## design/flow/config.mk

```make
export PLATFORM = sky130hd
export DESIGN_NAME = UT_TOP
export DESIGN_NICKNAME = UT_TOP
export VERILOG_FILES = /design/flow/design.v
export SDC_FILE = /design/flow/constraint.sdc
export NUM_CORES = 4
export LEC_CHECK = 0
export CAP_MARGIN = 20
export CORE_MARGIN = 2
export CORE_UTILIZATION = 72
export CTS_CLUSTER_DIAMETER = 363
export HOLD_SLACK_MARGIN = 0.26
export PLACE_DENSITY_LB_ADDON = 0.0
export SETUP_SLACK_MARGIN = -0.9
export SLEW_MARGIN = 40
```

## design/flow/constraint.sdc

```tcl
create_clock -name core_clock -period 12.3 [get_ports {clk}]
set_input_delay 2.4600 -clock core_clock [delete_from_list [all_inputs] [get_ports {clk}]]
set_output_delay 2.4600 -clock core_clock [all_outputs]
set_load 0.01 [all_outputs]
```

## design/flow/design.v

```verilog
module B2BCD_IP #(parameter WIDTH = 4, parameter DIGIT = 2) (
    Binary_code,
    BCD_code
);
input  [WIDTH-1:0]   Binary_code;
output [DIGIT*4-1:0] BCD_code;
parameter W = WIDTH - 3;
parameter D = DIGIT * 4;
genvar i, j;
integer m;
wire [D-1:0] Binary_code_temp;
assign Binary_code_temp = {{(D - WIDTH){1'b0}}, Binary_code};
assign BCD_code = loop_i[W - 1].BCD_temp;
reg [D-1:0] result;
generate
for(i = 0; i < W; i = i + 1) begin: loop_i
    reg [3:0] result [0:5];
    reg [D-1:0] BCD_temp;
    case(i)
    0: begin
        for(j = 0; j <= i / 3; j = j + 1) begin
            always@ (*) begin
                case(Binary_code_temp[WIDTH - i + j * 4 -: 4])
                0: result[j] = 0;
                1: result[j] = 1;
                2: result[j] = 2;
                3: result[j] = 3;
                4: result[j] = 4;
                5: result[j] = 8;
                6: result[j] = 9;
                7: result[j] = 10;
                8: result[j] = 11;
                9: result[j] = 12;
                default: result[j] = 0;
                endcase
            end
        end
    end
    default: begin  
        for(j = 0; j <= i / 3; j = j + 1) begin
            always@ (*) begin
                case(loop_i[i - 1].BCD_temp[WIDTH - i + j * 4 -: 4])
                0: result[j] = 0;
                1: result[j] = 1;
                2: result[j] = 2;
                3: result[j] = 3;
                4: result[j] = 4;
                5: result[j] = 8;
                6: result[j] = 9;
                7: result[j] = 10;
                8: result[j] = 11;
                9: result[j] = 12;
                default: result[j] = 0;
                endcase
            end
        end
    end
    endcase
    case(i)
    0: begin
        always@ (*) begin
            BCD_temp = Binary_code_temp;
            for(m = 0; m <= i / 3; m = m + 1) begin
                BCD_temp[WIDTH - i + m * 4 -: 4] = result[m];
            end
        end
    end
    default: begin
        always@ (*) begin
            BCD_temp = loop_i[i - 1].BCD_temp;
            for(m = 0; m <= i / 3; m = m + 1) begin
                BCD_temp[WIDTH - i + m * 4 -: 4] = result[m];
            end
        end
    end
    endcase
end
endgenerate
endmodule
module handle_binary(Binary_temp, BCD);
parameter WIDTH = 4;
parameter DIGIT = 2;
input [DIGIT * 4-1:0] Binary_temp;
output [DIGIT * 4-1:0] BCD;
reg [DIGIT * 4-1:0] BCD;
integer k;
always@ (*) begin
    BCD = 0;
    for (k = 0; k < WIDTH; k = k + 1) begin
        case(WIDTH)
        0, 1, 2, 3, 4: begin
            if (BCD[3:0] >= 5) BCD[3:0] = BCD[3:0] + 3;
            if (BCD[7:4] >= 5) BCD[7:4] = BCD[7:4] + 3;
            BCD = {BCD[DIGIT*4-2:0], Binary_temp[WIDTH - 1 - k]};	 
        end
        5, 6, 7, 8: begin
            if (BCD[3:0] >= 5) BCD[3:0] = BCD[3:0] + 3;
            if (BCD[7:4] >= 5) BCD[7:4] = BCD[7:4] + 3;
            BCD = {BCD[DIGIT*4-2:0], Binary_temp[WIDTH - 1 - k]};	 
        end
        9, 10, 11, 12: begin
            if (BCD[3:0] >= 5) BCD[3:0] = BCD[3:0] + 3;
            if (BCD[7:4] >= 5) BCD[7:4] = BCD[7:4] + 3;
            BCD = {BCD[DIGIT*4-2:0], Binary_temp[WIDTH - 1 - k]};	 
        end
        13, 14, 15, 16: begin
            if (BCD[3:0] >= 5) BCD[3:0] = BCD[3:0] + 3;
            if (BCD[7:4] >= 5) BCD[7:4] = BCD[7:4] + 3;
            BCD = {BCD[DIGIT*4-2:0], Binary_temp[WIDTH - 1 - k]};	 
        end
        17, 18, 19, 20: begin
            if (BCD[3:0] >= 5) BCD[3:0] = BCD[3:0] + 3;
            if (BCD[7:4] >= 5) BCD[7:4] = BCD[7:4] + 3;
            BCD = {BCD[DIGIT*4-2:0], Binary_temp[WIDTH - 1 - k]};	 
        end
        endcase
    end
end
endmodule
module UT_TOP (
    clk, rst_n, in_valid, in_time,
    out_valid, out_display, out_day
);
input clk, rst_n, in_valid;
input [30:0] in_time;
output reg out_valid;
output reg [3:0] out_display;
output reg [2:0] out_day;
parameter IDLE = 0;
parameter INPUT = 1;
parameter CAL = 2;
parameter OUTPUT = 3;
reg [1:0] next_state, current_state;
reg [4:0] count;
reg [4:0] four_year_span;
reg [1:0] leap_count;  
reg [30:0] in_time_reg;
reg [26:0] four_year;
reg [24:0] one_year;
reg [21:0] month;
reg [17:0] date;
reg [17:0] hour;
reg [5:0] minute;
reg [5:0] second;
reg [10:0] year_ip_in;
reg [3:0] month_ip_in;
reg [4:0] date_ip_in;
reg [4:0] hour_ip_in;
reg [5:0] minute_ip_in;
reg [5:0] second_ip_in;
reg [11:0] bin;
wire [15:0] bout;
reg [2:0] out_day_reg;  
reg [15:0] year_ip_out;
reg [7:0] month_ip_out, date_ip_out, hour_ip_out, minute_ip_out, second_ip_out;
always@ (posedge clk or negedge rst_n) begin
  if(!rst_n)
    current_state <= IDLE;
  else
    current_state <= next_state;
end
always@ (*) begin
    case(current_state)
    IDLE: begin
        if(in_valid)
            next_state = CAL;
        else
            next_state = IDLE;
    end
    CAL: begin
        if(count == 17)
            next_state = IDLE;
        else
            next_state = CAL;
    end
    default: next_state = current_state;
    endcase
end
B2BCD_IP #(.WIDTH(12), .DIGIT(4)) B0(.Binary_code(bin), .BCD_code(bout));
always@ (*) begin
    if(current_state == CAL) begin
        case(count - 1)
        2: bin = {1'b0, year_ip_in};
        3: bin = {8'b0, month_ip_in};
        4: bin = {7'b0, date_ip_in};
        5: bin = {7'b0, hour_ip_in};
        6: bin = {6'b0, minute_ip_in};
        7: bin = {6'b0, second_ip_in};
        default: bin = 0;
        endcase
    end
    else begin
        bin = 0;
    end
end
always@ (posedge clk or negedge rst_n) begin
    if(!rst_n) begin
        year_ip_out <= 0;
        month_ip_out <= 0;
        date_ip_out <= 0;
        hour_ip_out <= 0;
        minute_ip_out <= 0;
        second_ip_out <= 0;
    end
    else begin
        if(current_state == IDLE) begin
            year_ip_out <= 0;
            month_ip_out <= 0;
            date_ip_out <= 0;
            hour_ip_out <= 0;
            minute_ip_out <= 0;
            second_ip_out <= 0;
        end
        else if(current_state == CAL) begin
            case(count - 1)
            2: year_ip_out <= bout;
            3: month_ip_out <= bout[7:0];
            4: date_ip_out <= bout[7:0];
            5: hour_ip_out <= bout[7:0];
            6: minute_ip_out <= bout[7:0];
            7: second_ip_out <= bout[7:0];
            endcase
        end
    end
end
always@ (posedge clk or negedge rst_n) begin
    if(!rst_n) begin
        in_time_reg <= 0;
    end
    else begin
        if(in_valid) begin
            in_time_reg <= in_time;
        end
        else if(current_state == CAL) begin
            in_time_reg <= in_time_reg;
        end
    end
end
always@ (posedge clk or negedge rst_n) begin
    if(!rst_n) begin
        count <= 0;
    end
    else begin
        if(current_state == IDLE) begin
            count <= 0;
        end
        else if(current_state == CAL) begin
            count <= count + 1;
        end
        else begin
            count <= count;
        end
    end
end
always@ (posedge clk or negedge rst_n) begin
    if(!rst_n) begin
        four_year_span <= 0;
    end
    else begin
        if(current_state == IDLE)
            four_year_span <= 0;
        else if(current_state == CAL) begin
            if(count == 0) begin
                if(in_time_reg >= 0 && in_time_reg < 126230400) four_year_span <= 0;
                else if(in_time_reg < 252460800)  four_year_span <= 1;
                else if(in_time_reg < 378691200)  four_year_span <= 2;
                else if(in_time_reg < 504921600)  four_year_span <= 3;
                else if(in_time_reg < 631152000)  four_year_span <= 4;
                else if(in_time_reg < 757382400)  four_year_span <= 5;
                else if(in_time_reg < 883612800)  four_year_span <= 6;
                else if(in_time_reg < 1009843200) four_year_span <= 7;
                else if(in_time_reg < 1136073600) four_year_span <= 8;
                else if(in_time_reg < 1262304000) four_year_span <= 9;
                else if(in_time_reg < 1388534400) four_year_span <= 10;
                else if(in_time_reg < 1514764800) four_year_span <= 11;
                else if(in_time_reg < 1640995200) four_year_span <= 12;
                else if(in_time_reg < 1767225600) four_year_span <= 13;
                else if(in_time_reg < 1893456000) four_year_span <= 14;
                else if(in_time_reg < 2019686400) four_year_span <= 15;
                else if(in_time_reg < 2145916800) four_year_span <= 16;
                else                              four_year_span <= 17;
            end
            else begin
                four_year_span <= four_year_span;
            end
        end
    end
end
always@ (posedge clk or negedge rst_n) begin
    if(!rst_n) begin
        four_year <= 0;
    end
    else begin
        if(current_state == IDLE)
            four_year <= 0;
        else if(current_state == CAL) begin
            if(in_time_reg >= 0 && in_time_reg < 126230400) four_year <= in_time_reg;
            else if(in_time_reg < 252460800)  four_year <= in_time_reg - 126230400;
            else if(in_time_reg < 378691200)  four_year <= in_time_reg - 252460800;
            else if(in_time_reg < 504921600)  four_year <= in_time_reg - 378691200;
            else if(in_time_reg < 631152000)  four_year <= in_time_reg - 504921600;
            else if(in_time_reg < 757382400)  four_year <= in_time_reg - 631152000;
            else if(in_time_reg < 883612800)  four_year <= in_time_reg - 757382400;
            else if(in_time_reg < 1009843200) four_year <= in_time_reg - 883612800;
            else if(in_time_reg < 1136073600) four_year <= in_time_reg - 1009843200;
            else if(in_time_reg < 1262304000) four_year <= in_time_reg - 1136073600;
            else if(in_time_reg < 1388534400) four_year <= in_time_reg - 1262304000;
            else if(in_time_reg < 1514764800) four_year <= in_time_reg - 1388534400;
            else if(in_time_reg < 1640995200) four_year <= in_time_reg - 1514764800;
            else if(in_time_reg < 1767225600) four_year <= in_time_reg - 1640995200;
            else if(in_time_reg < 1893456000) four_year <= in_time_reg - 1767225600;
            else if(in_time_reg < 2019686400) four_year <= in_time_reg - 1893456000;
            else if(in_time_reg < 2145916800) four_year <= in_time_reg - 2019686400;
            else                              four_year <= in_time_reg - 2145916800;
        end
    end
end
always@ (posedge clk or negedge rst_n) begin
    if(!rst_n) begin
        one_year <= 0;
    end
    else begin
        if(current_state == IDLE)
            one_year <= 0;
        else if(current_state == CAL) begin
            if(four_year >= 0 && four_year < 31536000)
                one_year <= four_year;
            else if(four_year < 63072000)
                one_year <= four_year - 31536000;
            else if(four_year < 94694400)
                one_year <= four_year - 63072000;
            else
                one_year <= four_year - 94694400;
        end
    end
end
always@ (posedge clk or negedge rst_n) begin
    if(!rst_n) begin
        leap_count <= 0;
    end
    else begin
        if(current_state == IDLE) begin
            leap_count <= 0;
        end
        else if (current_state == CAL) begin
            if(four_year >= 0 && four_year < 31536000)
                leap_count <= 0;
            else if(four_year < 63072000)
                leap_count <= 1;
            else if(four_year < 94694400)
                leap_count <= 2;
            else
                leap_count <= 3;
        end
    end
end
always@ (posedge clk) begin
    if(current_state == IDLE) begin
        year_ip_in <= 0;
    end
    else if(current_state == CAL) begin
        if(count == 2)
            year_ip_in <= 1970 + four_year_span * 4 + leap_count;
    end
end
always@ (posedge clk or negedge rst_n) begin
    if(!rst_n) begin
        month <= 0;
        month_ip_in <= 0;
    end
    else begin
        if(current_state == IDLE) begin
            month <= 0;
            month_ip_in <= 0;
        end
        else if(current_state == CAL) begin
            if(count == 2) begin
                if(leap_count == 2) begin  
                    if(one_year >= 0 && one_year < 2678400) begin 
                        month <= one_year;
                        month_ip_in <= 1;
                    end
                    else if(one_year < 5184000) begin 
                        month <= one_year - 2678400;
                        month_ip_in <= 2;
                    end
                    else if(one_year < 7862400) begin 
                        month <= one_year - 5184000;
                        month_ip_in <= 3;
                    end
                    else if(one_year < 10454400) begin 
                        month <= one_year - 7862400;
                        month_ip_in <= 4;
                    end
                    else if(one_year < 13132800) begin 
                        month <= one_year - 10454400;
                        month_ip_in <= 5;
                    end
                    else if(one_year < 15724800) begin 
                        month <= one_year - 13132800;
                        month_ip_in <= 6;
                    end
                    else if(one_year < 18403200) begin 
                        month <= one_year - 15724800;
                        month_ip_in <= 7;
                    end
                    else if(one_year < 21081600) begin 
                        month <= one_year - 18403200;
                        month_ip_in <= 8;
                    end
                    else if(one_year < 23673600) begin 
                        month <= one_year - 21081600;
                        month_ip_in <= 9;
                    end
                    else if(one_year < 26352000) begin 
                        month <= one_year - 23673600;
                        month_ip_in <= 10;
                    end
                    else if(one_year < 28944000) begin 
                        month <= one_year - 26352000;
                        month_ip_in <= 11;
                    end
                    else  begin 
                        month <= one_year - 28944000;
                        month_ip_in <= 12;
                    end
                end
                else begin  
                    if(one_year >= 0 && one_year < 2678400) begin 
                        month <= one_year;
                        month_ip_in <= 1;
                    end
                    else if(one_year < 5097600) begin 
                        month <= one_year - 2678400;
                        month_ip_in <= 2;
                    end
                    else if(one_year < 7776000) begin 
                        month <= one_year - 5097600;
                        month_ip_in <= 3;
                    end
                    else if(one_year < 10368000) begin 
                        month <= one_year - 7776000;
                        month_ip_in <= 4;
                    end
                    else if(one_year < 13046400) begin 
                        month <= one_year - 10368000;
                        month_ip_in <= 5;
                    end
                    else if(one_year < 15638400) begin 
                        month <= one_year - 13046400;
                        month_ip_in <= 6;
                    end
                    else if(one_year < 18316800) begin 
                        month <= one_year - 15638400;
                        month_ip_in <= 7;
                    end
                    else if(one_year < 20995200) begin 
                        month <= one_year - 18316800;
                        month_ip_in <= 8;
                    end
                    else if(one_year < 23587200) begin 
                        month <= one_year - 20995200;
                        month_ip_in <= 9;
                    end
                    else if(one_year < 26265600) begin 
                        month <= one_year - 23587200;
                        month_ip_in <= 10;
                    end
                    else if(one_year < 28857600) begin 
                        month <= one_year - 26265600;
                        month_ip_in <= 11;
                    end
                    else begin 
                        month <= one_year - 28857600;
                        month_ip_in <= 12;
                    end
                end
            end
        end
    end
end
always@ (posedge clk or negedge rst_n) begin
    if(!rst_n) begin
        date <= 0;
        date_ip_in <= 0;
    end
    else begin
        if(current_state == IDLE) begin
            date <= 0;
            date_ip_in <= 0;
        end
        else if(current_state == CAL) begin
            if(count == 3) begin
                if(month >= 0 && month < 86400) begin
                    date <= month;
                    date_ip_in <= 1;
                end
                else if(month < 172800) begin
                    date <= month - 86400;
                    date_ip_in <= 2;
                end
                else if(month < 259200) begin
                    date <= month - 172800;
                    date_ip_in <= 3;
                end
                else if(month < 345600) begin
                    date <= month - 259200;
                    date_ip_in <= 4;
                end
                else if(month < 432000) begin
                    date <= month - 345600;
                    date_ip_in <= 5;
                end
                else if(month < 518400) begin
                    date <= month - 432000;
                    date_ip_in <= 6;
                end
                else if(month < 604800) begin
                    date <= month - 518400;
                    date_ip_in <= 7;
                end
                else if(month < 691200) begin
                    date <= month - 604800;
                    date_ip_in <= 8;
                end
                else if(month < 777600) begin
                    date <= month - 691200;
                    date_ip_in <= 9;
                end
                else if(month < 864000) begin
                    date <= month - 777600;
                    date_ip_in <= 10;
                end
                else if(month < 950400) begin
                    date <= month - 864000;
                    date_ip_in <= 11;
                end
                else if(month < 1036800) begin
                    date <= month - 950400;
                    date_ip_in <= 12;
                end
                else if(month < 1123200) begin
                    date <= month - 1036800;
                    date_ip_in <= 13;
                end
                else if(month < 1209600) begin
                    date <= month - 1123200;
                    date_ip_in <= 14;
                end
                else if(month < 1296000) begin
                    date <= month - 1209600;
                    date_ip_in <= 15;
                end
                else if(month < 1382400) begin
                    date <= month - 1296000;
                    date_ip_in <= 16;
                end
                else if(month < 1468800) begin
                    date <= month - 1382400;
                    date_ip_in <= 17;
                end
                else if(month < 1555200) begin
                    date <= month - 1468800;
                    date_ip_in <= 18;
                end
                else if(month < 1641600) begin
                    date <= month - 1555200;
                    date_ip_in <= 19;
                end
                else if(month < 1728000) begin
                    date <= month - 1641600;
                    date_ip_in <= 20;
                end
                else if(month < 1814400) begin
                    date <= month - 1728000;
                    date_ip_in <= 21;
                end
                else if(month < 1900800) begin
                    date <= month - 1814400;
                    date_ip_in <= 22;
                end
                else if(month < 1987200) begin
                    date <= month - 1900800;
                    date_ip_in <= 23;
                end
                else if(month < 2073600) begin
                    date <= month - 1987200;
                    date_ip_in <= 24;
                end
                else if(month < 2160000) begin
                    date <= month - 2073600;
                    date_ip_in <= 25;
                end
                else if(month < 2246400) begin
                    date <= month - 2160000;
                    date_ip_in <= 26;
                end
                else if(month < 2332800) begin
                    date <= month - 2246400;
                    date_ip_in <= 27;
                end
                else if(month < 2419200) begin
                    date <= month - 2332800;
                    date_ip_in <= 28;
                end
                else if(month < 2505600) begin
                    date <= month - 2419200;
                    date_ip_in <= 29;
                end
                else if(month < 2592000) begin
                    date <= month - 2505600;
                    date_ip_in <= 30;
                end
                else begin
                    date <= month - 2592000;
                    date_ip_in <= 31;
                end
            end
        end
    end
end
always@ (posedge clk or negedge rst_n) begin
    if(!rst_n) begin
        hour <= 0;
        hour_ip_in <= 0;
    end
    else begin
        if(current_state == IDLE) begin
            hour <= 0;
            hour_ip_in <= 0;
        end
        else if(current_state == CAL) begin
            if(date >= 0 && date < 3600) begin
                hour <= date;
                hour_ip_in <= 0;
            end
            else if(date < 7200) begin
                hour <= date - 3600;
                hour_ip_in <= 1;
            end
            else if(date < 10800) begin
                hour <= date - 7200;
                hour_ip_in <= 2;
            end
            else if(date < 14400) begin
                hour <= date - 10800;
                hour_ip_in <= 3;
            end
            else if(date < 18000) begin
                hour <= date - 14400;
                hour_ip_in <= 4;
            end
            else if(date < 21600) begin
                hour <= date - 18000;
                hour_ip_in <= 5;
            end
            else if(date < 25200) begin
                hour <= date - 21600;
                hour_ip_in <= 6;
            end
            else if(date < 28800) begin
                hour <= date - 25200;
                hour_ip_in <= 7;
            end
            else if(date < 32400) begin
                hour <= date - 28800;
                hour_ip_in <= 8;
            end
            else if(date < 36000) begin
                hour <= date - 32400;
                hour_ip_in <= 9;
            end
            else if(date < 39600) begin
                hour <= date - 36000;
                hour_ip_in <= 10;
            end
            else if(date < 43200) begin
                hour <= date - 39600;
                hour_ip_in <= 11;
            end
            else if(date < 46800) begin
                hour <= date - 43200;
                hour_ip_in <= 12;
            end
            else if(date < 50400) begin
                hour <= date - 46800;
                hour_ip_in <= 13;
            end
            else if(date < 54000) begin
                hour <= date - 50400;
                hour_ip_in <= 14;
            end
            else if(date < 57600) begin
                hour <= date - 54000;
                hour_ip_in <= 15;
            end
            else if(date < 61200) begin
                hour <= date - 57600;
                hour_ip_in <= 16;
            end
            else if(date < 64800) begin
                hour <= date - 61200;
                hour_ip_in <= 17;
            end
            else if(date < 68400) begin
                hour <= date - 64800;
                hour_ip_in <= 18;
            end
            else if(date < 72000) begin
                hour <= date - 68400;
                hour_ip_in <= 19;
            end
            else if(date < 75600) begin
                hour <= date - 72000;
                hour_ip_in <= 20;
            end
            else if(date < 79200) begin
                hour <= date - 75600;
                hour_ip_in <= 21;
            end
            else if(date < 82800) begin
                hour <= date - 79200;
                hour_ip_in <= 22;
            end
            else begin
                hour <= date - 82800;
                hour_ip_in <= 23;
            end
        end
    end
end
always@ (posedge clk or negedge rst_n) begin
    if(!rst_n) begin
        minute_ip_in <= 0;
        second_ip_in <= 0;
    end
    else begin
        if(current_state == IDLE) begin
            minute_ip_in <= 0;
            second_ip_in <= 0;
        end
        else if(current_state == CAL) begin
            minute_ip_in <= hour / 'd60;
            second_ip_in <= hour % 'd60;
        end
    end
end
always@ (*) begin
    if(current_state == CAL) begin
        if(count == 4) begin
            if(month_ip_in == 1 || month_ip_in == 2) begin
                out_day_reg = (date_ip_in + (month_ip_in + 12) * 2 + 3 * (month_ip_in + 13) / 5 + (year_ip_in - 1) + (year_ip_in - 1) / 4) % 7;
            end
            else begin
                out_day_reg = (date_ip_in + month_ip_in * 2 + 3 * (month_ip_in + 1) / 5 + year_ip_in + year_ip_in / 4 ) % 7;
            end
        end
        else begin
            out_day_reg = 0;
        end
    end
    else begin
        out_day_reg = 0;
    end
end
always@ (posedge clk or negedge rst_n) begin
    if(!rst_n) begin
        out_valid <= 0;
    end
    else begin
        if(current_state == CAL) begin
            if(count >= 4 && count <= 17)
                out_valid <= 1;
            else
                out_valid <= 0;
        end
        else begin
            out_valid <= 0;
        end
    end
end
always@ (posedge clk or negedge rst_n) begin
    if(!rst_n) begin
        out_day <= 0;
    end
    else begin
        if(current_state == CAL) begin
            if(count == 4) begin
                out_day <= out_day_reg;
            end
            else begin
                out_day <= out_day;
            end
        end
        else begin
            out_day <= 0;
        end
    end
end
always@ (posedge clk or negedge rst_n) begin
    if(!rst_n) begin
        out_display <= 0;
    end
    else begin
        if(current_state == CAL) begin
            case(count)
            4: out_display <= year_ip_out[15:12];
            5: out_display <= year_ip_out[11:8];
            6: out_display <= year_ip_out[7:4];
            7: out_display <= year_ip_out[3:0];
            8: out_display <= month_ip_out[7:4];
            9: out_display <= month_ip_out[3:0];
            10: out_display <= date_ip_out[7:4];
            11: out_display <= date_ip_out[3:0];
            12: out_display <= hour_ip_out[7:4];
            13: out_display <= hour_ip_out[3:0];
            14: out_display <= minute_ip_out[7:4];
            15: out_display <= minute_ip_out[3:0];
            16: out_display <= second_ip_out[7:4];
            17: out_display <= second_ip_out[3:0];
            default: out_display <= 0;
            endcase
        end
        else begin
            out_display <= 0;
        end
    end
end
endmodule
```

## design/flow/run.sh

```bash
#!/bin/bash
# the make line also repeats each setting of config.mk as NAME=value (left out here)
make -C /OpenROAD-flow-scripts/flow DESIGN_CONFIG=/design/flow/config.mk WORK_HOME=/design/flow/orfs CLKGATE_MAP_FILE= finish
```

==> metrics.log, run 1 <==
[flow] summary of implementation run
[metrics] grt ovf: 0
[metrics] Simple-Gate Area Share: 24.8%
[metrics] critical path capture point type: register
[metrics] placed inst area: between 40000 and 50000 sq um
[metrics] worst hold-check path type: reg2reg
[metrics] Area Growth Syn to Fin: 7.97%
[metrics] min setup slack post-route: -1.44 ns
[metrics] maximum capacitance violations: 0
[metrics] number of flops mapped to enable cells by yosys: 0
[metrics] total number of placement rows: just under 90
[metrics] largest clock skew in the final design: approximately 0.023 ns
[metrics] post-detailed-route DRC marker count: 0
[metrics] Synth Area per Inst: 6.58 sq um
[metrics] type of the worst setup path: reg2reg
[metrics] Worst Hold Path Cells: 2
[metrics] achievable frequency: 72.8 MHz
[metrics] critical path's top delay family: AND-OR/OR-AND gates
[metrics] nets in the synthesized netlist: 6508
[metrics] half-perimeter wire length after detailed placement: 113000 microns
[metrics] final RePlAce weighted congestion: 1.12
[metrics] number of buffer and inverter stages on the critical path: 8
[metrics] setup repair after global routing missed its margin: true
[metrics] clock latency on the worst-skew pair: roughly 0.6 ns
[metrics] first-pass GRT wire length: 258000 microns
[metrics] launching element of the worst setup path: month_ip_in[0]
[metrics] DR iter-0 viols: 10100
[metrics] M1 GR Usage: between 60 and 70%
[metrics] met3 usage: 17.6%
[metrics] count of input and output buffers: 41
[metrics] YS chip area: around 41000 sq um
[metrics] worst relative slew slack: between 30 and 40%
[metrics] cell chosen for the clock root: clkbuf_16
[metrics] routed wirelength normalized by instance count: approximately 24 microns
[metrics] outcome: complete, but fails checks
[metrics] number of ports placed on the die boundary: 42
[metrics] Initial DRT Pass Iterations: 17
[metrics] number of cell instances on the worst register-to-register path: 70
[metrics] delay of the slowest cell on the worst path: roughly 0.55 ns
[metrics] total standard cell area after synthesis: 41200 sq um
[metrics] layout filler cell count: 4068
[metrics] adder and majority gate portion of the synthesized area: 7.27%
[metrics] die width: 243 microns
[metrics] endpoint of the most critical setup path: out_day[0]
[metrics] maximum number of pins on one net before global-route repair: roughly 110
[metrics] biggest combinational cell group after synthesis: AND-OR/OR-AND gates
[metrics] total wirelength of the detailed-routed design: 164000 microns
[metrics] initial core utilization: 73.0%
[metrics] initial antenna violation count: 4
[metrics] Die Outline Area: between 50000 and 60000 sq um
[metrics] Yosys Instances: 6260
[metrics] end point of the most critical hold path: year_ip_out[2]
[metrics] Unique cell types: 125
[metrics] max-slew violation total from the final report: 0
[metrics] Worst R2R End: out_day[0]
[metrics] part of the Yosys area used for sequential elements: 15.3%
[metrics] final critical-path share of the clock period: 112%
[metrics] hold path startpoint: year_ip_out[2]
[metrics] total number of H-tree levels: 1
[metrics] Gate Count Post-Synth: 6260
[metrics] TritonCTS buffer count: 30
[metrics] met2 usage in global routing: 79.4%
[metrics] Synth Area in Compound Gates: about two fifths
[metrics] fraction of synthesized cell area taken by the top area cell type: 14.7%
[metrics] Primary FF master, synth: dfrtp_1
[metrics] clock tree from TritonCTS: yes
[metrics] final non-filler cell area: ~45000 sq um
[metrics] top-count cell post-synth: nand2_1
[metrics] Max FO, Critical Path: 6
[metrics] Levels on crit path: 70
[metrics] Setup-failing EPs final: 3
[metrics] Tot GR Track Use: 52.5%
[metrics] GRT busiest layer: met2
[metrics] transition at the pin with the smallest max-transition slack: approximately 0.95 ns
[metrics] number of global-route vias before repair: 49000
[metrics] number of warnings issued by yosys: 11
[metrics] Crit path top cell by count: buf_4
[metrics] time the final worst path needs with I/O delays and setup: 13.74 ns
[metrics] most area-hungry cell type in the Yosys netlist: dfrtp_1
[metrics] element type at the critical path start: register
[metrics] NumNets Final: 6328
[metrics] CORE AREA: around 56000 sq um
[metrics] synthesized flop and latch total: 254
[metrics] share of async-settable or async-resettable flops after synthesis: 95.7%
[metrics] clk sinks: 254
[metrics] Max clock buf depth: 3
[metrics] Post-synth area hogs: dfrtp_1 (15%), a21oi_1 (8.3%), nand2_1 (7.6%)
[metrics] leading cell types by count after synthesis: nand2_1 (836), a21oi_1 (682), nor2_1 (676), o21ai_0 (536), clkbuf_1 (502)
[metrics] layout check failures: setup timing
[metrics] clock transition at the register clock pins on the worst setup and hold paths after CTS: 0.07 ns
[metrics] Worst path slowest cell: or4_4
[metrics] Worst EP arrival: 14.20 ns
[metrics] Tool Warnings: 111
[metrics] Worst Path Required: 12.77 ns
[metrics] source of the worst register-to-register timing path: month_ip_in[0]
[metrics] proportion of synthesized area in mux cells: roughly 2.6%
[metrics] XOR Share, Synth: 4.08%
[metrics] Final Hold Fails: 0
[metrics] post-detailed-route via-to-cell ratio: between 7 and 8
[metrics] tally of nets with antenna violations remaining after routing: 0
[metrics] share of the core filled with cells in the final layout: 78.8%
[metrics] die extent in y: 243 microns
[metrics] Reg2Reg Setup Slack: -1.44 ns
[metrics] vias after detailed routing: 53200
==> metrics by stage <==
step / worst slack, ns / hold WS [ns] / instances / TNS (ns)
2_1_floorplan: -1.29 / 0.439 / 6260 / -3.73
3_3_place_gp: -1.10 / 0.458 / 6785 / -3.15
3_5_place_dp: -1.43 / 0.470 / 6786 / -4.12
4_1_cts: -1.19 / 0.492 / 6853 / -3.41
5_1_grt: -2.17 / 0.515 / 6860 / -6.36
6_report: -1.44 / 0.495 / 6863 / -4.17
==> final cells by class <==
type                            instances  area [sq um]  share of cell area [%]
Antenna cell                            3          7.51                  0.0169
Clock buffer                           38           852                    1.91
Tap cell                              756           946                    2.13
Timing Repair Buffer                  342          2720                    6.12
Inverter                              161           604                    1.36
Sequential cell                       254          6310                    14.2
Clock inverter                         18           245                   0.551
Multi-Input combinational cell       5291         32800                    73.7
==> layer usage <==
layer  wire [microns]  vias to the layer above
met5               41                        -
met2            68000                     5212
met1            56300                    23600
met3            25800                     1520
met4            13900                        4
li1                 -                    22800
==> repair_timing <==
item,CTS,global route
endpoints found under the setup margin,3,3
pin swaps,14,18
gates resized,14,22
buffers inserted,13,7
hold buffers,0,0
==> inputs of run 2 (changes only) <==
- CORE_ASPECT_RATIO: default -> 1.15
- CTS_CLUSTER_DIAMETER: 363 -> 365
- CTS_CLUSTER_SIZE: default -> 21
- GPL_ROUTABILITY_DRIVEN: default -> 1
- HOLD_SLACK_MARGIN: 0.26 -> default
- MAX_ROUTING_LAYER: default -> met4
- PLACE_DENSITY_LB_ADDON: 0.0 -> default
- SETUP_SLACK_MARGIN: -0.9 -> default
- SLEW_MARGIN: 40 -> 20
- TNS_END_PERCENT: default -> 50
- clock period: 12.3 -> 11.7 ns (I/O delays scaled with it)
==> run 2 against run 1 <==
Against the previous run:
- still fails the layout checks on setup timing
- clock-buffer cell count fell by 11
- non-clock buffer count rose by 34
- first-iteration DRC count fell by 0.98%
- highest routed layer is now met4
- critical path type unchanged
==> metrics.log, run 2 <==
[flow] summary of implementation run
[metrics] outcome: complete, but fails checks
[metrics] layout check failures: setup timing
[metrics] half-perimeter wire length after detailed placement: 113000 microns (+0.22%)
[metrics] biggest combinational cell group after synthesis: AND-OR/OR-AND gates
[metrics] Gate Count Post-Synth: 6260 (unchanged)
[metrics] maximum number of pins on one net before global-route repair: 100 (-5.7%)
[metrics] top-count cell post-synth: nand2_1
[metrics] number of ports placed on the die boundary: 42 (unchanged)
[metrics] worst relative slew slack: 23.4% (-13 points)
[metrics] Initial DRT Pass Iterations: 12 (-5)
[metrics] clk sinks: 254 (unchanged)
[metrics] count of input and output buffers: 41 (unchanged)
[metrics] Worst EP arrival: 15.17 ns (+0.97 ns)
[metrics] Area Growth Syn to Fin: 7.38%
[metrics] critical path capture point type: register
[metrics] Setup-failing EPs final: 3 (unchanged)
[metrics] share of async-settable or async-resettable flops after synthesis: 95.7% (unchanged)
[metrics] Tot GR Track Use: 54.5% (+1.9 points)
[metrics] number of cell instances on the worst register-to-register path: 74 (+5.7%)
[metrics] achievable frequency: 68.0 MHz (-6.6%)
[metrics] end point of the most critical hold path: minute_ip_in[3]
[metrics] NumNets Final: 6348 (+0.32%)
[metrics] max-slew violation total from the final report: 0 (unchanged)
[metrics] die extent in y: 261 microns (+7.1%)
[metrics] Synth Area in Compound Gates: 39.4% (unchanged)
[metrics] first-pass GRT wire length: 255000 microns (-1.0%)
[metrics] launching element of the worst setup path: month_ip_in[1]
[metrics] XOR Share, Synth: 4.08% (unchanged)
[metrics] setup repair after global routing missed its margin: true
[metrics] vias after detailed routing: 53000 (-0.26%)
[metrics] Crit path top cell by count: buf_4
[metrics] non-filler instance count after layout: 6884 (+0.31%)
[metrics] CORE AREA: 56900 sq um (+0.76%)
[metrics] nets in the synthesized netlist: 6508 (unchanged)
[metrics] Post-synth area hogs: dfrtp_1 (15%), a21oi_1 (8.3%), nand2_1 (7.6%)
[metrics] clock tree from TritonCTS: yes
[metrics] final critical-path share of the clock period: 126% (+14 points)
[metrics] largest clock skew in the final design: 0.0394 ns (+0.0165 ns)
[metrics] routed wirelength normalized by instance count: 24.0 microns (+0.55%)
[metrics] total number of H-tree levels: 1 (unchanged)
[metrics] Die Outline Area: 59200 sq um (about the same)
[metrics] clock latency on the worst-skew pair: 0.56 ns (-0.05 ns)
[metrics] Worst R2R End: out_day[2]
[metrics] Tool Warnings: 109 (-1.8%)
[metrics] total number of placement rows: 94 (+8.0%)
[metrics] Reg2Reg Setup Slack: -3.00 ns (-1.57 ns)
[metrics] fraction of synthesized cell area taken by the top area cell type: 14.7% (unchanged)
[metrics] final RePlAce weighted congestion: 1.10 (-2.4%)
[metrics] synthesized flop and latch total: 254 (unchanged)
[metrics] most area-hungry cell type in the Yosys netlist: dfrtp_1
[metrics] die width: 227 microns (-6.6%)
[metrics] number of global-route vias before repair: 48400 (-1.2%)
[metrics] total standard cell area after synthesis: 41200 sq um (unchanged)
[metrics] min setup slack post-route: -3.00 ns (-1.57 ns)
[metrics] Max clock buf depth: 3 (unchanged)
[metrics] layout filler cell count: 4321 (+6.2%)
[metrics] time the final worst path needs with I/O delays and setup: 14.70 ns (+0.966 ns)
[metrics] Post-Route Hold Slack: 0.488 ns (-0.00691 ns)
[metrics] pre-CTS worst setup slack: -2.42 ns (-0.994 ns)
[metrics] Yosys Instances: 6260 (unchanged)
[metrics] number of flops mapped to enable cells by yosys: 0 (unchanged)
[metrics] Unique cell types: 125 (unchanged)
[metrics] element type at the critical path start: register
[metrics] post-detailed-route DRC marker count: 0 (unchanged)
[metrics] source of the worst register-to-register timing path: month_ip_in[1]
[metrics] TritonCTS buffer count: 16 (-47%)
[metrics] Levels on crit path: 74 (+5.7%)
[metrics] Worst Hold Path Cells: 2 (unchanged)
[metrics] worst hold-check path type: reg2reg
[metrics] Final Hold Fails: 0 (unchanged)
[metrics] cell chosen for the clock root: clkbuf_16
[metrics] number of warnings issued by yosys: 11 (unchanged)
[metrics] part of the Yosys area used for sequential elements: 15.3% (unchanged)
[metrics] critical path's top delay family: AND-OR/OR-AND gates
[metrics] Primary FF master, synth: dfrtp_1
[metrics] DR iter-0 viols: 10000 (-0.98%)
[metrics] total wirelength of the detailed-routed design: 165000 microns (+0.86%)
[metrics] Max FO, Critical Path: 7 (+1)
[metrics] post-detailed-route via-to-cell ratio: 7.70 (-0.57%)
[metrics] grt ovf: 0 (unchanged)
[metrics] hold path startpoint: minute_ip_in[3]
[metrics] initial antenna violation count: 6 (+2)
[metrics] Synth Area per Inst: 6.58 sq um (unchanged)
[metrics] adder and majority gate portion of the synthesized area: 7.27% (unchanged)
[metrics] tally of nets with antenna violations remaining after routing: 0 (unchanged)
[metrics] number of buffer and inverter stages on the critical path: 12 (+4)
[metrics] YS chip area: 41200 sq um (unchanged)
[metrics] Simple-Gate Area Share: 24.8% (unchanged)
[metrics] endpoint of the most critical setup path: out_day[2]
[metrics] clock transition at the register clock pins on the worst setup and hold paths after CTS: 0.12 ns (+0.05 ns)
[metrics] transition at the pin with the smallest max-transition slack: 1.15 ns (+0.199 ns)
[metrics] Worst Path Required: 12.17 ns (-0.60 ns)
[metrics] type of the worst setup path: reg2reg
[metrics] maximum capacitance violations: 0 (unchanged)
[metrics] delay of the slowest cell on the worst path: 0.52 ns (-0.03 ns)
[metrics] proportion of synthesized area in mux cells: 2.56% (unchanged)
[metrics] initial core utilization: 72.4% (-0.55 points)
[metrics] Worst path slowest cell: or4_4
[metrics] placed insts: 6808 (+0.32%)
[metrics] post-cts hold-fix buffer tally: 0 (unchanged)
[metrics] leading cell types by count after synthesis: nand2_1 (836), a21oi_1 (682), nor2_1 (676), o21ai_0 (536), clkbuf_1 (502)
-- run 2: what timing repair did --
item | CTS | global route
resized | 41 | 43
setup endpoints to repair | 3 | 3
setup buffers | 18 | 21
pin swaps | 38 | 56
-- run 2: final cells by class --
class / count / area (sq um) / share of cell area [%]
antenna: 6 / 15.0 / 0.0339
clock buffer: 27 / 463 / 1.05
clock inverter: 1 / 20.0 / 0.0452
inverter: 161 / 604 / 1.37
multi-input combinational: 5291 / 32900 / 74.4
sequential: 254 / 6310 / 14.3
tap: 768 / 961 / 2.17
timing repair buffer: 376 / 2950 / 6.66
-- run 2: metal layers --
metal,vias to the layer above,routed length (microns),GRT usage (%)
li1,22800,-,-
met1,23600,55800,62.4
met2,4934,70800,81.8
met3,1589,23100,15.2
met4,0,15600,38.8
met5,-,0,-
-- run 2: metrics by stage --
step	cell area (sq um)	TNS (ns)	utilization, %
floorplan	41500	-5.71	-
global placement	43000	-5.77	75.5
detailed placement	43000	-7.11	75.5
CTS	43800	-5.70	77.0
global route	44300	-10.91	77.8
finish	44300	-8.55	77.8
==> inputs of run 3 (changes only) <==
- ABC_AREA: default -> 0
- CELL_PAD_IN_SITES_DETAIL_PLACEMENT: default -> 2
- CORE_ASPECT_RATIO: 1.15 -> default
- CORE_UTILIZATION: 72 -> 49
- CTS_CLUSTER_DIAMETER: 365 -> default
- CTS_CLUSTER_SIZE: 21 -> default
- HOLD_SLACK_MARGIN: default -> -0.0
- MAX_ROUTING_LAYER: met4 -> default
- MIN_ROUTING_LAYER: default -> met1
- PLACE_DENSITY_LB_ADDON: default -> 0.02
- SETUP_SLACK_MARGIN: default -> 3.45
- TNS_END_PERCENT: 50 -> 60
- clock period: 11.7 -> 28.0 ns (I/O delays scaled with it)
==> run 3 against run 2 <==
Against the previous run:
- the run now fails in detailed placement
- synthesized cell count stayed put
- area after synthesis stayed put
- die size is 46% higher
==> metrics.log, run 3 <==
[metrics] run summary
[metrics] share of async-settable or async-resettable flops after synthesis: 95.7% (unchanged)
[metrics] terminating stage of the flow: detailed placement
[metrics] number of ports placed on the die boundary: 42 (unchanged)
[metrics] Unique cell types: 125 (unchanged)
[metrics] nets in the synthesized netlist: 6508 (unchanged)
[metrics] XOR Share, Synth: 4.08% (unchanged)
[metrics] Synth Area per Inst: 6.58 sq um (unchanged)
[metrics] count of input and output buffers: 41 (unchanged)
[metrics] part of the Yosys area used for sequential elements: 15.3% (unchanged)
[metrics] total standard cell area after synthesis: 41200 sq um (unchanged)
[metrics] Synth Area in Compound Gates: 39.4% (unchanged)
[metrics] Gate Count Post-Synth: 6260 (unchanged)
[metrics] biggest combinational cell group after synthesis: AND-OR/OR-AND gates
[metrics] final RePlAce weighted congestion: 1.02 (-7.2%)
[metrics] most area-hungry cell type in the Yosys netlist: dfrtp_1
[metrics] die width: 294 microns (+29%)
[metrics] Post-synth area hogs: dfrtp_1 (15%), a21oi_1 (8.3%), nand2_1 (7.6%)
[metrics] error that halted the flow: [ERROR DPL-0033] detailed placement checks failed during check placement.
[metrics] die extent in y: 294 microns (+13%)
[metrics] total number of placement rows: 106 (+13%)
[metrics] proportion of synthesized area in mux cells: 2.56% (unchanged)
[metrics] number of warnings issued by yosys: 11 (unchanged)
[metrics] Yosys Instances: 6260 (unchanged)
[metrics] Primary FF master, synth: dfrtp_1
[metrics] YS chip area: 41200 sq um (unchanged)
[metrics] leading cell types by count after synthesis: nand2_1 (836), a21oi_1 (682), nor2_1 (676), o21ai_0 (536), clkbuf_1 (502)
[metrics] Simple-Gate Area Share: 24.8% (unchanged)
[metrics] synthesized flop and latch total: 254 (unchanged)
[metrics] top-count cell post-synth: nand2_1
[metrics] number of flops mapped to enable cells by yosys: 0 (unchanged)
[metrics] initial core utilization: 49.4% (-23 points)
[metrics] outcome: stopped before the end
[metrics] adder and majority gate portion of the synthesized area: 7.27% (unchanged)
[metrics] CORE AREA: 83400 sq um (+47%)
[metrics] Die Outline Area: 86500 sq um (+46%)
[metrics] fraction of synthesized cell area taken by the top area cell type: 14.7% (unchanged)
[run 3: through the flow]
| stage | worst slack (ns) | hold WS, ns | cell area, sq um |
|---|---|---|---|
| 2_1_floorplan | 13.01 | 0.439 | 41200 |
| 3_3_place_gp | 10.42 | 0.450 | 42100 |
==> inputs of run 4 (changes only) <==
- ABC_AREA: 0 -> 1
- CELL_PAD_IN_SITES_DETAIL_PLACEMENT: 2 -> default
- CORE_ASPECT_RATIO: default -> 1.15
- CORE_UTILIZATION: 49 -> 72
- CTS_CLUSTER_DIAMETER: default -> 168
- HOLD_SLACK_MARGIN: -0.0 -> default
- MAX_ROUTING_LAYER: default -> met4
- MIN_ROUTING_LAYER: met1 -> default
- PLACE_DENSITY_LB_ADDON: 0.02 -> 0.01
- SETUP_SLACK_MARGIN: 3.45 -> 3.54
- TNS_END_PERCENT: 60 -> 50
- clock period: 28.0 -> 11.9 ns (I/O delays scaled with it)
==> run 4 against run 3 <==
Against the previous run:
- the run fails in global routing
- area after synthesis decreased by 4.5%
- die size down 35%
- synthesized cell count rose by 7.2%
==> metrics.log, run 4 <==
[metrics] run summary
[metrics] outcome: stopped before the end
[metrics] terminating stage of the flow: global routing
[metrics] error that halted the flow: [ERROR GRT-0232] Routing congestion too high. Check the congestion heatmap in the GUI.
[metrics] cell chosen for the clock root: clkbuf_16
[metrics] post-cts hold-fix buffer tally: 0
[metrics] Synth Area per Inst: 5.87 sq um (-11%)
[metrics] Post-synth area hogs: dfrtp_1 (15%), nand2_1 (12%), o21ai_0 (11%)
[metrics] CORE AREA: 53900 sq um (-35%)
[metrics] die width: 222 microns (-24%)
[metrics] half-perimeter wire length after detailed placement: 122000 microns
[metrics] total number of H-tree levels: 1
[metrics] leading cell types by count after synthesis: nand2_1 (1241), inv_1 (865), o21ai_0 (865), nor2_1 (724), a21oi_1 (597)
[metrics] initial core utilization: 73.1% (+24 points)
[metrics] die extent in y: 255 microns (-13%)
[metrics] Tot GR Track Use: 89.5%
[metrics] count of input and output buffers: 41 (unchanged)
[metrics] biggest combinational cell group after synthesis: AND-OR/OR-AND gates
[metrics] YS chip area: 39400 sq um (-4.5%)
[metrics] placed insts: 7336
[metrics] Die Outline Area: 56600 sq um (-35%)
[metrics] clk sinks: 254
[metrics] Primary FF master, synth: dfrtp_1
[metrics] fraction of synthesized cell area taken by the top area cell type: 15.4% (+0.69 points)
[metrics] number of flops mapped to enable cells by yosys: 0 (unchanged)
[metrics] total standard cell area after synthesis: 39400 sq um (-4.5%)
[metrics] most area-hungry cell type in the Yosys netlist: dfrtp_1
[metrics] nets in the synthesized netlist: 6961 (+7.0%)
[metrics] final RePlAce weighted congestion: 1.27 (+25%)
[metrics] TritonCTS buffer count: 29
[metrics] synthesized flop and latch total: 254 (unchanged)
[metrics] Unique cell types: 66 (-47%)
[metrics] Gate Count Post-Synth: 6713 (+7.2%)
[metrics] part of the Yosys area used for sequential elements: 16.0% (+0.71 points)
[metrics] XOR Share, Synth: 4.22% (+0.15 points)
[metrics] top-count cell post-synth: nand2_1
[metrics] grt ovf: 1248
[metrics] Simple-Gate Area Share: 27.0% (+2.2 points)
[metrics] number of warnings issued by yosys: 11 (unchanged)
[metrics] adder and majority gate portion of the synthesized area: 7.43% (+0.16 points)
[metrics] proportion of synthesized area in mux cells: 0.0254% (-2.5 points)
[metrics] total number of placement rows: 91 (-14%)
[metrics] Synth Area in Compound Gates: 33.2% (-6.1 points)
[metrics] number of ports placed on the die boundary: 42 (unchanged)
[metrics] share of async-settable or async-resettable flops after synthesis: 95.7% (unchanged)
[metrics] Max clock buf depth: 3
[metrics] Yosys Instances: 6713 (+7.2%)
## run 4: metal layers
metal / global-route usage (%) / overflow
met1: 87.3 / 176
met2: 101 / 645
met5: - / -
met3: 77.8 / 147
met4: 89.0 / 280
## run 4: repair_timing
action                     in CTS
gates resized                  98
buffers inserted               63
pin swaps                      91
setup endpoints to repair       3
## run 4: metrics by stage
step	area, sq um	setup TNS (ns)	setup WS (ns)	hold WS [ns]
after floorplan	39600	-1.07	-0.400	0.449
after global placement	41200	-2.09	-0.743	0.466
after detailed placement	41200	-4.02	-1.38	0.466
after CTS	43100	-2.46	-0.838	0.484
==> inputs of run 5 (changes only) <==
- ABC_AREA: 1 -> default
- CORE_ASPECT_RATIO: 1.15 -> default
- CORE_UTILIZATION: 72 -> 40
- CTS_CLUSTER_DIAMETER: 168 -> default
- GPL_ROUTABILITY_DRIVEN: 1 -> default
- MAX_ROUTING_LAYER: met4 -> default
- PLACE_DENSITY_LB_ADDON: 0.01 -> default
- SETUP_SLACK_MARGIN: 3.54 -> default
- TNS_END_PERCENT: 50 -> default
- clock period: 11.9 -> 20.0 ns (I/O delays scaled with it)
==> run 5 against run 4 <==
Against the previous run:
- the run now finishes clean
- area after synthesis is 4.7% higher
- synthesized cell count fell by 6.7%
- die size is 87% higher
==> metrics.log, run 5 <==
[flow] summary of implementation run
[metrics] outcome: no timing/DRC/antenna violations
[metrics] endpoint of the most critical setup path: out_day[0]
[metrics] post-cts hold-fix buffer tally: 0 (unchanged)
[metrics] total wirelength of the detailed-routed design: 168000 microns
[metrics] half-perimeter wire length after detailed placement: 121000 microns (-0.70%)
[metrics] TritonCTS buffer count: 35 (+21%)
[metrics] Tool Warnings: 107
[metrics] Max clock buf depth: 3 (unchanged)
[metrics] total standard cell area after synthesis: 41200 sq um (+4.7%)
[metrics] adder and majority gate portion of the synthesized area: 7.27% (-0.16 points)
[metrics] vias after detailed routing: 48600
[metrics] transition at the pin with the smallest max-transition slack: 1.15 ns
[metrics] count of input and output buffers: 41 (unchanged)
[metrics] Primary FF master, synth: dfrtp_1
[metrics] # Post-CTS Setup Buffers: 0 (-100%)
[metrics] Worst EP arrival: 18.42 ns
[metrics] clk sinks: 254 (unchanged)
[metrics] Max FO, Critical Path: 20
[metrics] nets in the synthesized netlist: 6508 (-6.5%)
[metrics] first-pass GRT wire length: 260000 microns
[metrics] Worst path slowest cell: a21oi_1
[metrics] CORE AREA: 102000 sq um (+89%)
[metrics] M1 GR Usage: 42.3%
[metrics] worst hold-check path type: reg2reg
[metrics] number of warnings issued by yosys: 11 (unchanged)
[metrics] number of global-route vias before repair: 44200
[metrics] number of flops mapped to enable cells by yosys: 0 (unchanged)
[metrics] leading cell types by count after synthesis: nand2_1 (836), a21oi_1 (682), nor2_1 (676), o21ai_0 (536), clkbuf_1 (502)
[metrics] Unique cell types: 125 (+89%)
[metrics] final RePlAce weighted congestion: 1.01 (-21%)
[metrics] synthesized flop and latch total: 254 (unchanged)
[metrics] placed inst area: 42500 sq um (+3.0%)
[metrics] number of ports placed on the die boundary: 42 (unchanged)
[metrics] achievable frequency: 55.6 MHz
[metrics] setup TNS after final layout: 0 ns
[metrics] number of cell instances on the worst register-to-register path: 69
[metrics] cell chosen for the clock root: clkbuf_16
[metrics] Post-synth area hogs: dfrtp_1 (15%), a21oi_1 (8.3%), nand2_1 (7.6%)
[metrics] post-detailed-route via-to-cell ratio: 6.64
[metrics] source of the worst register-to-register timing path: month_ip_in[0]
[metrics] proportion of synthesized area in mux cells: 2.56% (+2.5 points)
[metrics] Gate Count Post-Synth: 6260 (-6.7%)
[metrics] part of the Yosys area used for sequential elements: 15.3% (-0.71 points)
[metrics] Reg2Reg Setup Slack: 2.03 ns
[metrics] met3 usage: 5.54%
[metrics] share of async-settable or async-resettable flops after synthesis: 95.7% (unchanged)
[metrics] Worst Path Required: 20.45 ns
[metrics] final non-filler cell area: between 40000 and 50000 sq um
[metrics] grt ovf: 0
[metrics] critical path capture point type: register
[metrics] max-slew violation total from the final report: 0
[metrics] setup repair after global routing missed its margin: false
[metrics] top-count cell post-synth: nand2_1
[metrics] post-detailed-route DRC marker count: 0
[metrics] Synth Area per Inst: 6.58 sq um (+12%)
[metrics] final critical-path share of the clock period: 89.9%
[metrics] XOR Share, Synth: 4.08% (-0.15 points)
[metrics] time the final worst path needs with I/O delays and setup: 17.97 ns
[metrics] Die Outline Area: 106000 sq um (+87%)
[metrics] most area-hungry cell type in the Yosys netlist: dfrtp_1
[metrics] met2 usage in global routing: 45.9%
[metrics] die width: 325 microns (+46%)
[metrics] number of buffer and inverter stages on the critical path: 6
[metrics] Worst Hold Path Cells: 2
[metrics] layout filler cell count: 10800
[metrics] launching element of the worst setup path: month_ip_in[0]
[metrics] clock transition at the register clock pins on the worst setup and hold paths after CTS: 0.06 ns
[metrics] element type at the critical path start: register
[metrics] maximum capacitance violations: 0
[metrics] Setup-failing EPs final: 0
[metrics] critical path's top delay family: AND-OR/OR-AND gates
[metrics] YS chip area: 41200 sq um (+4.7%)
[metrics] tally of nets with antenna violations remaining after routing: 0
[metrics] Tot GR Track Use: between 20 and 30%
[metrics] Simple-Gate Area Share: 24.8% (-2.2 points)
[metrics] worst relative slew slack: 23.2%
[metrics] largest clock skew in the final design: 0.0268 ns
[metrics] NumNets Final: 6182
[metrics] Worst R2R End: out_day[0]
[metrics] initial core utilization: 40.4% (-33 points)
[metrics] hold path startpoint: second_ip_in[4]
[metrics] total number of H-tree levels: 2 (+1)
[metrics] maximum number of pins on one net before global-route repair: roughly 150
[metrics] Area Growth Syn to Fin: 5.95%
[metrics] Initial DRT Pass Iterations: 7
[metrics] total number of placement rows: 117 (+29%)
[metrics] type of the worst setup path: reg2reg
[metrics] initial antenna violation count: 4
[metrics] routed wirelength normalized by instance count: between 20 and 25 microns
[metrics] Synth Area in Compound Gates: 39.4% (+6.1 points)
[metrics] Post-Route Hold Slack: 0.489 ns
[metrics] clock latency on the worst-skew pair: 0.59 ns
[metrics] Gates resized, CTS repair: 0 (-100%)
[metrics] DR iter-0 viols: 6654
[metrics] Levels on crit path: between 60 and 70
[metrics] clock tree from TritonCTS: yes
[metrics] Crit path top cell by count: a21oi_1
[metrics] Yosys Instances: 6260 (-6.7%)
[metrics] GRT busiest layer: met2
[metrics] end point of the most critical hold path: second_ip_in[4]
[metrics] sequential cell area: 6310 sq um
[metrics] fraction of synthesized cell area taken by the top area cell type: 14.7% (-0.69 points)
[metrics] die extent in y: 325 microns (+28%)
[metrics] biggest combinational cell group after synthesis: AND-OR/OR-AND gates
[metrics] Final Hold Fails: 0
[metrics] delay of the slowest cell on the worst path: 0.84 ns
[metrics] area taken by multi-input logic gates: 32300 sq um
run 5: area by class of cell:
cell class	count	area share [%]
inverters	161	1.38
diodes	1	0.00573
well taps	1368	3.92
flip-flops and latches	254	14.4
repair buffers	191	3.54
multi-input cells	5291	73.9
clock inverters	15	0.458
clock buffers	48	2.32
run 5: metrics by stage:
stage / utilization (%) / worst slack (ns) / std cells
after floorplan: - / 5.01 / 6260
after global placement: 41.6 / 2.26 / 7264
after detailed placement: 41.6 / 2.17 / 7264
after CTS: 42.8 / 2.12 / 7327
after global routing: 42.8 / 0.507 / 7328
final: 42.8 / 2.03 / 7329
run 5: routing by layer:
| layer | share of wire (%) | vias up |
|---|---|---|
| met5 | 0.038 | - |
| met4 | 3.3 | 8 |
| met3 | 9.9 | 438 |
| met2 | 43 | 2718 |
| met1 | 44 | 23000 |
| li1 | - | 22500 |
==> inputs of run 6 (changes only) <==
- CORE_ASPECT_RATIO: default -> 0.66
- CORE_MARGIN: 2 -> 8
- CORE_UTILIZATION: 40 -> 35
- CTS_CLUSTER_DIAMETER: default -> 168
- GPL_ROUTABILITY_DRIVEN: default -> 1
- HOLD_SLACK_MARGIN: default -> -0.01
- MAX_ROUTING_LAYER: default -> met4
- MIN_ROUTING_LAYER: default -> met2
- PLACE_DENSITY_LB_ADDON: default -> 0.1
- TNS_END_PERCENT: default -> 50
- clock period: 20.0 -> 21.0 ns (I/O delays scaled with it)
==> run 6 against run 5 <==
Against the previous run:
- the flow now stops in global routing
- synthesized cell count is the same
- area after synthesis unchanged
- die size up 22%
==> metrics.log, run 6 <==
[metrics] run summary
[metrics] Unique cell types: 125 (unchanged)
[metrics] post-cts hold-fix buffer tally: 0 (unchanged)
[metrics] error that halted the flow: [ERROR GRT-0116] Global routing finished with congestion. Check the congestion regions in the DRC Viewer.
[metrics] clk sinks: 254 (unchanged)
[metrics] number of flops mapped to enable cells by yosys: 0 (unchanged)
[metrics] Simple-Gate Area Share: 24.8% (unchanged)
[metrics] terminating stage of the flow: global routing
[metrics] Yosys Instances: 6260 (unchanged)
[metrics] Gates resized, CTS repair: 0 (unchanged)
[metrics] number of ports placed on the die boundary: 42 (unchanged)
[metrics] grt ovf: 940
[metrics] share of async-settable or async-resettable flops after synthesis: 95.7% (unchanged)
[metrics] Gate Count Post-Synth: 6260 (unchanged)
[metrics] die width: 438 microns (+35%)
[metrics] XOR Share, Synth: 4.08% (unchanged)
[metrics] half-perimeter wire length after detailed placement: 152000 microns (+26%)
[metrics] count of input and output buffers: 41 (unchanged)
[metrics] Post-synth area hogs: dfrtp_1 (15%), a21oi_1 (8.3%), nand2_1 (7.6%)
[metrics] Primary FF master, synth: dfrtp_1
[metrics] leading cell types by count after synthesis: nand2_1 (836), a21oi_1 (682), nor2_1 (676), o21ai_0 (536), clkbuf_1 (502)
[metrics] Synth Area per Inst: 6.58 sq um (unchanged)
[metrics] outcome: stopped before the end
[metrics] Tot GR Track Use: a little over three fifths
[metrics] # Post-CTS Setup Buffers: 0 (unchanged)
[metrics] top-count cell post-synth: nand2_1
[metrics] nets in the synthesized netlist: 6508 (unchanged)
[metrics] fraction of synthesized cell area taken by the top area cell type: 14.7% (unchanged)
[metrics] cell chosen for the clock root: clkbuf_16
[metrics] CORE AREA: 117000 sq um (+15%)
[metrics] Die Outline Area: 129000 sq um (+22%)
[metrics] most area-hungry cell type in the Yosys netlist: dfrtp_1
[metrics] placed inst area: 43100 sq um (+1.5%)
[metrics] final RePlAce weighted congestion: 1.12 (+10%)
[metrics] YS chip area: 41200 sq um (unchanged)
[metrics] initial core utilization: 35.2% (-5.2 points)
[metrics] total standard cell area after synthesis: 41200 sq um (unchanged)
[metrics] TritonCTS buffer count: 35 (unchanged)
[metrics] total number of H-tree levels: 2 (unchanged)
[metrics] proportion of synthesized area in mux cells: 2.56% (unchanged)
[metrics] part of the Yosys area used for sequential elements: 15.3% (unchanged)
[metrics] synthesized flop and latch total: 254 (unchanged)
[metrics] adder and majority gate portion of the synthesized area: 7.27% (unchanged)
[metrics] Synth Area in Compound Gates: 39.4% (unchanged)
[metrics] total number of placement rows: 102 (-13%)
[metrics] number of warnings issued by yosys: 11 (unchanged)
[metrics] die extent in y: 295 microns (-9.3%)
[metrics] Max clock buf depth: 3 (unchanged)
[metrics] biggest combinational cell group after synthesis: AND-OR/OR-AND gates
-- run 6: routing by layer --
layer / track usage, % / overflow
met1: - / -
met2: 66.3 / 22
met3: 80.7 / 892
met4: 28.0 / 26
met5: - / -
-- run 6: stage by stage --
stage	instances	setup slack (ns)
after detailed placement	7503	2.81
after global placement	7503	2.53
after floorplan	6260	6.01
after CTS	7566	2.78
==> inputs of run 7 (changes only) <==
- CAP_MARGIN: 20 -> 35
- CELL_PAD_IN_SITES_DETAIL_PLACEMENT: default -> 1
- CORE_ASPECT_RATIO: 0.66 -> default
- CORE_MARGIN: 8 -> 2
- CORE_UTILIZATION: 35 -> 40
- CTS_CLUSTER_DIAMETER: 168 -> 158
- GPL_ROUTABILITY_DRIVEN: 1 -> default
- HOLD_SLACK_MARGIN: -0.01 -> 0.05
- MIN_ROUTING_LAYER: met2 -> default
- PLACE_DENSITY_LB_ADDON: 0.1 -> 0.0
- TNS_END_PERCENT: 50 -> default
- clock period: 21.0 -> 10.6 ns (I/O delays scaled with it)
==> run 7 against run 6 <==
Against the previous run:
- synthesized cell count did not move
- area after synthesis unchanged
- the layout now fails its checks (setup timing)
- die size shrank 18%
==> metrics.log, run 7 <==
[flow] summary of implementation run
[metrics] outcome: complete, but fails checks
[metrics] layout check failures: setup timing
[metrics] Tool Warnings: 109
[metrics] non-filler instance count after layout: 7629
[metrics] leading cell types by count after synthesis: nand2_1 (836), a21oi_1 (682), nor2_1 (676), o21ai_0 (536), clkbuf_1 (502)
[metrics] cell chosen for the clock root: clkbuf_16
[metrics] maximum capacitance violations: 0
[metrics] share of async-settable or async-resettable flops after synthesis: 95.7% (unchanged)
[metrics] most area-hungry cell type in the Yosys netlist: dfrtp_1
[metrics] Setup-failing EPs final: 3
[metrics] worst relative slew slack: 31.5%
[metrics] Simple-Gate Area Share: 24.8% (unchanged)
[metrics] clock latency on the worst-skew pair: 0.60 ns
[metrics] critical path capture point type: register
[metrics] number of warnings issued by yosys: 11 (unchanged)
[metrics] XOR Share, Synth: 4.08% (unchanged)
[metrics] TritonCTS buffer count: 35 (unchanged)
[metrics] Die Outline Area: 106000 sq um (-18%)
[metrics] Area Growth Syn to Fin: 13.5%
[metrics] achievable frequency: 74.0 MHz
[metrics] Initial DRT Pass Iterations: 8
[metrics] die width: 325 microns (-26%)
[metrics] Post-synth area hogs: dfrtp_1 (15%), a21oi_1 (8.3%), nand2_1 (7.6%)
[metrics] setup repair after global routing missed its margin: true
[metrics] synthesized flop and latch total: 254 (unchanged)
[metrics] Yosys Instances: 6260 (unchanged)
[metrics] clock transition at the register clock pins on the worst setup and hold paths after CTS: roughly 0.060 ns
[metrics] count of input and output buffers: 41 (unchanged)
[metrics] Unique cell types: 125 (unchanged)
[metrics] Worst R2R End: out_day[1]
[metrics] total number of placement rows: 117 (+15%)
[metrics] total standard cell area after synthesis: 41200 sq um (unchanged)
[metrics] largest clock skew in the final design: approximately 0.03 ns
[metrics] Max FO, Critical Path: 7
[metrics] post-detailed-route via-to-cell ratio: 6.58
[metrics] top-count cell post-synth: nand2_1
[metrics] vias after detailed routing: 50200
[metrics] element type at the critical path start: register
[metrics] fraction of synthesized cell area taken by the top area cell type: 14.7% (unchanged)
[metrics] nets in the synthesized netlist: 6508 (unchanged)
[metrics] max-slew violation total from the final report: 0
[metrics] first-pass GRT wire length: about 290000 microns
[metrics] CORE AREA: 102000 sq um (-13%)
[metrics] placed insts: 7511 (+0.11%)
[metrics] DR iter-0 viols: 4248
[metrics] final critical-path share of the clock period: 128%
[metrics] YS chip area: 41200 sq um (unchanged)
[metrics] tally of nets with antenna violations remaining after routing: 0
[metrics] delay of the slowest cell on the worst path: between 0.6 and 0.7 ns
[metrics] routed wirelength normalized by instance count: 24.8 microns
[metrics] worst hold-check path type: reg2reg
[metrics] number of global-route vias before repair: 49700
[metrics] end point of the most critical hold path: second_ip_in[5]
[metrics] NumNets Final: ~6500
[metrics] final RePlAce weighted congestion: 0.995 (-11%)
[metrics] die extent in y: 325 microns (+10%)
[metrics] min setup slack post-route: -2.92 ns
[metrics] transition at the pin with the smallest max-transition slack: 1.03 ns
[metrics] critical path's top delay family: AND-OR/OR-AND gates
[metrics] part of the Yosys area used for sequential elements: 15.3% (unchanged)
[metrics] Synth Area per Inst: 6.58 sq um (unchanged)
[metrics] Gate Count Post-Synth: 6260 (unchanged)
[metrics] Final Hold Fails: 0
[metrics] total number of H-tree levels: 2 (unchanged)
[metrics] Worst Hold Path Cells: 2
[metrics] endpoint of the most critical setup path: out_day[1]
[metrics] Reg2Reg Setup Slack: -2.92 ns
[metrics] number of ports placed on the die boundary: 42 (unchanged)
[metrics] launching element of the worst setup path: month_ip_in[1]
[metrics] type of the worst setup path: reg2reg
[metrics] Worst Path Required: 11.12 ns
[metrics] initial core utilization: 40.4% (+5.2 points)
[metrics] Worst EP arrival: between 10 and 15 ns
[metrics] hold path startpoint: second_ip_in[5]
[metrics] share of the core filled with cells in the final layout: 45.8%
[metrics] time the final worst path needs with I/O delays and setup: between 10 and 15 ns
[metrics] maximum number of pins on one net before global-route repair: 148
[metrics] Synth Area in Compound Gates: 39.4% (unchanged)
[metrics] half-perimeter wire length after detailed placement: 140000 microns (-8.4%)
[metrics] number of flops mapped to enable cells by yosys: 0 (unchanged)
[metrics] initial antenna violation count: 2
[metrics] source of the worst register-to-register timing path: month_ip_in[1]
[metrics] grt ovf: 0
[metrics] proportion of synthesized area in mux cells: 2.56% (unchanged)
[metrics] post-cts hold-fix buffer tally: 0 (unchanged)
[metrics] Crit path top cell by count: ha_4
[metrics] number of buffer and inverter stages on the critical path: 8
[metrics] Worst path slowest cell: or4_4
[metrics] adder and majority gate portion of the synthesized area: 7.27% (unchanged)
[metrics] Primary FF master, synth: dfrtp_1
[metrics] biggest combinational cell group after synthesis: AND-OR/OR-AND gates
[metrics] clock tree from TritonCTS: yes
[metrics] Levels on crit path: 66
[metrics] clk sinks: 254 (unchanged)
[metrics] number of cell instances on the worst register-to-register path: 66
[metrics] Tot GR Track Use: 35.3%
[metrics] Max clock buf depth: 3 (unchanged)
[metrics] post-detailed-route DRC marker count: 0
[metrics] total wirelength of the detailed-routed design: 189000 microns
run 7: repair_timing:
item | in CTS | in global routing
resized | 60 | 48
endpoints found under the hold margin | 0 | 0
pin swaps | 32 | 17
cloned | 1 | 0
setup buffers | 31 | 13
setup endpoints to repair | 3 | 3
run 7: area by class of cell:
cell class | count | area, sq um
well taps | 1368 | 1710
repair buffers | 490 | 3880
fillers | 13100 | 55300
diodes | 1 | 2.50
clock buffers | 49 | 1030
multi-input cells | 5292 | 33100
clock inverters | 14 | 140
inverters | 161 | 607
flip-flops and latches | 254 | 6310
run 7: stage by stage:
step	hold slack, ns	setup WS (ns)	area [sq um]	setup TNS, ns
final	0.472	-2.92	46800	-8.70
after global placement	0.460	-3.14	44500	-9.31
after global routing	0.522	-3.62	46800	-10.80
after detailed placement	0.460	-3.39	44600	-10.06
after CTS	0.474	-2.76	46300	-8.17
after floorplan	0.439	-2.99	41500	-8.83
run 7: routing by layer:
layer,routed length (microns),GRT usage [%],vias to the layer above
met5,0,-,-
li1,-,-,23100
met3,11400,3.93,480
met4,8510,14.5,0
met2,87300,56.9,1812
met1,81900,45.1,24800
